## breakout
module breakout(
		input clk,
		input reset_button,
		input start_button,
		input left_button,
		input right_button,
		input ball_tick,
		input paddle_tick,
		output [5:0] RGB,
		output hsync,
		output vsync,
		output [3:0] tono
    );
For scale: about 4,300 cells after synthesis, roughly 19 I/O pins.
Settings: LEC_CHECK=0, CAP_MARGIN=20, CELL_PAD_IN_SITES_DETAIL_PLACEMENT=0, CELL_PAD_IN_SITES_GLOBAL_PLACEMENT=0, CORE_ASPECT_RATIO=0.97, CORE_MARGIN=2, CORE_UTILIZATION=68, CTS_CLUSTER_DIAMETER=37, GPL_ROUTABILITY_DRIVEN=0, PLACE_DENSITY_LB_ADDON=0.2, SLEW_MARGIN=20, TNS_END_PERCENT=5; clock period 21.4 ns.
run.sh (not shown) runs the stock make flow with config.mk's settings and CLKGATE_MAP_FILE=.
==> next run, changes <==
- ABC_AREA: not set -> 1
- CORE_UTILIZATION: 68 -> 72
- CTS_CLUSTER_DIAMETER: 37 -> 358
- GPL_ROUTABILITY_DRIVEN: 0 -> 1
- HOLD_SLACK_MARGIN: not set -> 0.27
- MAX_ROUTING_LAYER: not set -> met4
- PLACE_DENSITY_LB_ADDON: 0.2 -> 0.09
- SETUP_SLACK_MARGIN: not set -> 3.25
- TNS_END_PERCENT: 5 -> not set
- clock period: 21.4 -> 12.2 ns (I/O delays scaled with it)
=> The changed run finished but fails on setup timing. Die area came out lower by 6.7%. Via count came out higher by 7.9%. Non-clock buffer count came out higher by 173. Global-route usage came out higher by 6.5 points.

* * *

== build 71 ==
Starting RTL as in the previous note.
==> flow/config.mk <==
export PLATFORM = sky130hd
export DESIGN_NAME = breakout
export DESIGN_NICKNAME = breakout
export VERILOG_FILES = /design/flow/design.v
export SDC_FILE = /design/flow/constraint.sdc
export NUM_CORES = 4
export LEC_CHECK = 0
export ABC_AREA = 1
export CAP_MARGIN = 0
export CORE_MARGIN = 2
export CORE_UTILIZATION = 72
export CTS_CLUSTER_SIZE = 10
export PLACE_DENSITY = 0.78
export SETUP_SLACK_MARGIN = 0.94
export SLEW_MARGIN = 20
==> flow/constraint.sdc <==
create_clock -name core_clock -period 12.5 [get_ports {clk}]
set_input_delay 2.5000 -clock core_clock [delete_from_list [all_inputs] [get_ports {clk}]]
set_output_delay 2.5000 -clock core_clock [all_outputs]
set_load 0.01 [all_outputs]
For build 55, these inputs were changed with respect to build 71:
--- a/flow/config.mk
+++ b/flow/config.mk
@@ -7,9 +7,7 @@
 export LEC_CHECK = 0
-export ABC_AREA = 1
-export CAP_MARGIN = 0
+export CAP_MARGIN = 20
 export CORE_MARGIN = 2
-export CORE_UTILIZATION = 72
-export CTS_CLUSTER_SIZE = 10
-export PLACE_DENSITY = 0.78
-export SETUP_SLACK_MARGIN = 0.94
+export CORE_UTILIZATION = 66
+export CTS_CLUSTER_SIZE = 37
 export SLEW_MARGIN = 20
+export TNS_END_PERCENT = 5
==> flow/constraint.sdc <==
create_clock -name core_clock -period 36.1 [get_ports {clk}]
set_input_delay 7.2200 -clock core_clock [delete_from_list [all_inputs] [get_ports {clk}]]
set_output_delay 7.2200 -clock core_clock [all_outputs]
set_load 0.01 [all_outputs]
Results
- Side by side, initial core utilization turned out lower in build 55 than in build 71.
- In build 55, the source-to-sink clock delay at the later pin of the worst-skew pair came out 0.02 ns below the value in build 71.
- Number of logic inverters in the finished layout, build 71 and build 55, lower one = build 55.
- Build 71 -> build 55: critical path depth decreased by more than a quarter
### build 55 -> build 45
--- a/flow/config.mk
+++ b/flow/config.mk
@@ -7,7 +7,8 @@
 export LEC_CHECK = 0
-export CAP_MARGIN = 20
+export ABC_AREA = 1
+export CAP_MARGIN = 0
 export CORE_MARGIN = 2
-export CORE_UTILIZATION = 66
-export CTS_CLUSTER_SIZE = 37
+export CORE_UTILIZATION = 72
+export PLACE_DENSITY = 0.39
+export SETUP_SLACK_MARGIN = 0.94
 export SLEW_MARGIN = 20
-export TNS_END_PERCENT = 5
==> flow/constraint.sdc <==
create_clock -name core_clock -period 12.5 [get_ports {clk}]
set_input_delay 2.5000 -clock core_clock [delete_from_list [all_inputs] [get_ports {clk}]]
set_output_delay 2.5000 -clock core_clock [all_outputs]
set_load 0.01 [all_outputs]
The lower routed length on met3 came out of build 55. Clock tree skew after final layout was higher in the run labelled build 45. Total cell area reported by yosys after synthesis for build 45 is lower than for build 55. Design area went up by a few percent going from build 55 to build 45. Compared with build 55, in build 45 number of placement rows has decreased; combinational share of power rose 13 points; yosys stat cell total went up 583.
What build 3 does differently from build 45 at the input level:
--- a/flow/config.mk
+++ b/flow/config.mk
@@ -7,8 +7,6 @@
 export LEC_CHECK = 0
-export ABC_AREA = 1
-export CAP_MARGIN = 0
+export CAP_MARGIN = 20
 export CORE_MARGIN = 2
-export CORE_UTILIZATION = 72
-export PLACE_DENSITY = 0.39
-export SETUP_SLACK_MARGIN = 0.94
+export CORE_UTILIZATION = 40
+export SETUP_SLACK_MARGIN = 5.0
 export SLEW_MARGIN = 20
==> flow/constraint.sdc <==
create_clock -name core_clock -period 22.0 [get_ports {clk}]
set_input_delay 4.4000 -clock core_clock [delete_from_list [all_inputs] [get_ports {clk}]]
set_output_delay 4.4000 -clock core_clock [all_outputs]
set_load 0.01 [all_outputs]
--- outcome ---
Diff build 45 -> build 3 | synthesized cell count | down by more than 10%. Build 3 gives more count of clock-buffer cells in the layout than build 45 did. From build 45 to build 3 the numbers moved as follows: cell row count climbed 35%, met2 layer wire length in the routed design higher.
Here is what was changed in the inputs of build 27 compared with build 3.
--- a/flow/config.mk
+++ b/flow/config.mk
@@ -7,6 +7,6 @@
 export LEC_CHECK = 0
+export ABC_AREA = 1
 export CAP_MARGIN = 20
 export CORE_MARGIN = 2
-export CORE_UTILIZATION = 40
-export SETUP_SLACK_MARGIN = 5.0
+export CORE_UTILIZATION = 71
 export SLEW_MARGIN = 20
==> flow/constraint.sdc <==
create_clock -name core_clock -period 23.1 [get_ports {clk}]
set_input_delay 4.6200 -clock core_clock [delete_from_list [all_inputs] [get_ports {clk}]]
set_output_delay 4.6200 -clock core_clock [all_outputs]
set_load 0.01 [all_outputs]
### Flow results
Looking at the reports, build 3 completed the entire flow and the layout it produced met the timing, DRC and antenna checks.
Build 27 finished end to end and its layout was clean on timing, DRC and antenna.
Taking build 3 as 1.0, build 27 lands at 0.45 on count of filler cells inserted in the layout.
Re maximum fanout encountered on the critical timing path: build 3 and build 27 aren't equal, and the higher value belongs to build 27.
Between build 27 and build 3, the post-route worst hold slack figures differ only marginally.
Compared with build 3, build 27 ends up with a smaller final cell area.
Compared with build 3, build 27 shows a cell count that is 158 higher.
Power is estimated from default activity; no workload was simulated.
